Setup of JK:
==> flow/design.v (excerpt) <==
module fp_multiplier(input [31:0] a,input [31:0] b,output [31:0]out,input clk,
	input rst,input in_valid,output out_valid);
==> flow/config.mk <==
export PLATFORM = sky130hd
export DESIGN_NAME = fp_multiplier
export DESIGN_NICKNAME = fp_multiplier
export VERILOG_FILES = /design/flow/design.v
export SDC_FILE = /design/flow/constraint.sdc
export NUM_CORES = 4
export LEC_CHECK = 0
export ABC_AREA = 1
export CAP_MARGIN = 20
export CORE_MARGIN = 2
export CORE_UTILIZATION = 72
export CTS_CLUSTER_SIZE = 53
export PLACE_DENSITY = 0.95
export SETUP_SLACK_MARGIN = 0.4
export SLEW_MARGIN = 20
==> flow/constraint.sdc <==
create_clock -name core_clock -period 1.35 [get_ports {clk}]
set_input_delay 0.2700 -clock core_clock [delete_from_list [all_inputs] [get_ports {clk}]]
set_output_delay 0.2700 -clock core_clock [all_outputs]
set_load 0.01 [all_outputs]
run.sh (not shown) runs the stock make flow with config.mk's settings and CLKGATE_MAP_FILE=.
JK never completed; the flow aborted with a tool error in global routing (5_1_grt).
Inputs modified between JK and MS:
Settings: PLACE_DENSITY now 0.36, was 0.95; CTS_CLUSTER_SIZE now 39, was 53; SETUP_SLACK_MARGIN no longer set, was 0.4.
[summary]
- The flow completed for MS, but it is not clean: the layout still shows setup timing.
- Reported for JK and MS, count of clock tree sinks turned out identical to the last digit.
- Chip area line of the yosys report: JK vs MS identical
- Compared JK against MS; number of placed instances, taps included within noise.
diff inputs: MS => AL
Settings: setting CORE_ASPECT_RATIO to 1.81 for the first time; changing CTS_CLUSTER_SIZE from 39 to 53; setting SETUP_SLACK_MARGIN to -0.13 for the first time; changing ABC_AREA from 1 to 0.
Findings:
AL and MS: no clean run
Changes observed in AL relative to MS: final cell count down 1,185, placer's final routability congestion estimate down 0.021, final worst slack down 390 ps, end-of-flow core utilization flat, cell area after synthesis down about 1.8%.
Part of the total power dissipated in sequential elements, AL and MS: larger value in AL
For TR, these inputs were changed with respect to AL:
Settings: removing SETUP_SLACK_MARGIN (formerly -0.13); removing CORE_ASPECT_RATIO (formerly 1.81); removing PLACE_DENSITY (formerly 0.36); changing ABC_AREA from 0 to 1; removing CTS_CLUSTER_SIZE (formerly 53); changing the clock period (ns, I/O delays scaled along) from 1.35 to 1.75.
- No crash in AL: every stage finished, but the layout fails its final checks due to setup timing.
- TR finished every stage; the final checks, however, were not passed, the failures being setup timing.
- TR vs AL on fraction of power consumed by combinational cells: TR is the higher one.
- Fmax (AL / TR): 0.79
- [compare] base=AL new=TR: XOR/XNOR share of the synthesized area flat, pin count of the biggest net entering global routing went up by 7, combinational power shrank by 18%, clock power share rose by 0.9 points, post-synth design cell area grew by about 1.8%.
- Complex-gate fraction of the synthesized area: AL and TR compared, higher one is TR
Inputs modified between TR and PW:
Settings: ABC_AREA changed from 1 to 0; CTS_CLUSTER_SIZE newly set to 39; SETUP_SLACK_MARGIN newly set to 0.39; PLACE_DENSITY_LB_ADDON newly set to 0.0; the clock period (ns, I/O delays scaled along) changed from 1.75 to 1.35.
--- outcome ---
STATUS run=PW STAGES=ALL_DONE FINAL_CHECKS=FAILED CAUSE=setup timing. Summary of the comparison: final period utilization is higher in PW, relative to TR. Area after synthesis went down slightly going from TR to PW. Measured against TR, the routed wire length of PW comes out at 1.13 times the reference value. Floorplan core density sits higher in PW than in TR. PW against TR: worst hold slack after final layout higher, post-cts resize count higher, cell total in the yosys stat output lower, clock buffer count in the final layout higher, post-synthesis chip area from yosys lower. PW gives more post-route standard cell area excluding fillers than TR did.

Starting RTL as in the previous note.
clock: 2.44 ns
lec_check: 0
cap_margin: 20
core_margin: 2
core_utilization: 40
slew_margin: 20
Change:
Settings changed: CORE_UTILIZATION 40 to 72, CTS_CLUSTER_SIZE set to 42, PLACE_DENSITY_LB_ADDON set to 0.0, SETUP_SLACK_MARGIN set to 0.56.
Clock period 2.44 ns to 1.95 ns, I/O delays scaled along.
Outcome:
- Now the flow completed, yet does not pass: setup timing
- final area went down by 1.0%
- sequential share of layout area went up by 0.67 points
- synthesized cell count does not change
- total power went up by 25%
- sequential power went up by 27%
- critical path depth is unchanged
Change:
Settings changed: ABC_AREA set to 1, CORE_ASPECT_RATIO set to 1.81, CTS_CLUSTER_SIZE 42 to 53, PLACE_DENSITY set to 0.36, PLACE_DENSITY_LB_ADDON 0.0 to unset, SETUP_SLACK_MARGIN 0.56 to unset.
Clock period 1.95 ns to 1.35 ns, I/O delays scaled along.
Effect: The changed run completed and failed the layout checks on setup timing. Routed wire length grows by a few percent. Design area grows slightly. Setup slack gets better by 0.012 ns. Synthesized cell count grows by a quarter to a third. Combinational power grows by well over a third. Hold slack gets better by 0.10 ns. Fmax grows by a quarter to a third. Register-to-register slack stays flat. Global-route usage grows by 0.34 points. Core utilization shrinks by 1.2 points. Die size grows slightly.
Change:
Settings changed: CORE_ASPECT_RATIO 1.81 to unset, CTS_CLUSTER_DIAMETER set to 335, CTS_CLUSTER_SIZE 53 to 14, PLACE_DENSITY 0.36 to unset, PLACE_DENSITY_LB_ADDON set to 0.08, SETUP_SLACK_MARGIN set to -0.13.
- The changed run finished but failed the layout checks on setup timing
- worst hold slack got worse by 0.072 ns
- register-to-register slack stays flat
- total power fell by 2.8%
- global-route usage goes down by 0.20 points

== oak ==
Starting RTL as in the previous note.
Settings: LEC_CHECK=0, CAP_MARGIN=20, CORE_ASPECT_RATIO=1.74, CORE_MARGIN=2, CORE_UTILIZATION=40, CTS_CLUSTER_DIAMETER=278, HOLD_SLACK_MARGIN=0.11, MIN_ROUTING_LAYER=met2, SLEW_MARGIN=20; clock period 1.41 ns.
oak had finished all stages when the layout checks came back failing, citing setup timing.
For pine, these inputs were changed with respect to oak:
# oak
export LEC_CHECK = 0
export CAP_MARGIN = 20
export CORE_ASPECT_RATIO = 1.74
export CORE_MARGIN = 2
export CORE_UTILIZATION = 40
export CTS_CLUSTER_DIAMETER = 278
export HOLD_SLACK_MARGIN = 0.11
export MIN_ROUTING_LAYER = met2
export SLEW_MARGIN = 20
create_clock -name core_clock -period 1.41 [get_ports {clk}]
# pine
export LEC_CHECK = 0
export CAP_MARGIN = 20
export CORE_MARGIN = 2
export CORE_UTILIZATION = 37
export SLEW_MARGIN = 20
create_clock -name core_clock -period 3.53 [get_ports {clk}]
## What came out
pine: no failed stages, no open violations at the end
A capturing element of the worst setup path of DFF3[30].Q is what pine shows, while DFF3[29].Q belongs to oak.
When pine is measured against oak, its core utilization turns out 3.9 points lower.
When pine is measured against oak, its proportion of power drawn by the clock network turns out 2.3 points higher.
pine against oak: synthesis-to-layout area growth went down 0.95 points; hold slack went up 0.12 ns; final design instance area without fill went down 690 um^2; area reported by Yosys stat held.
Power is estimated from default activity; no workload was simulated.
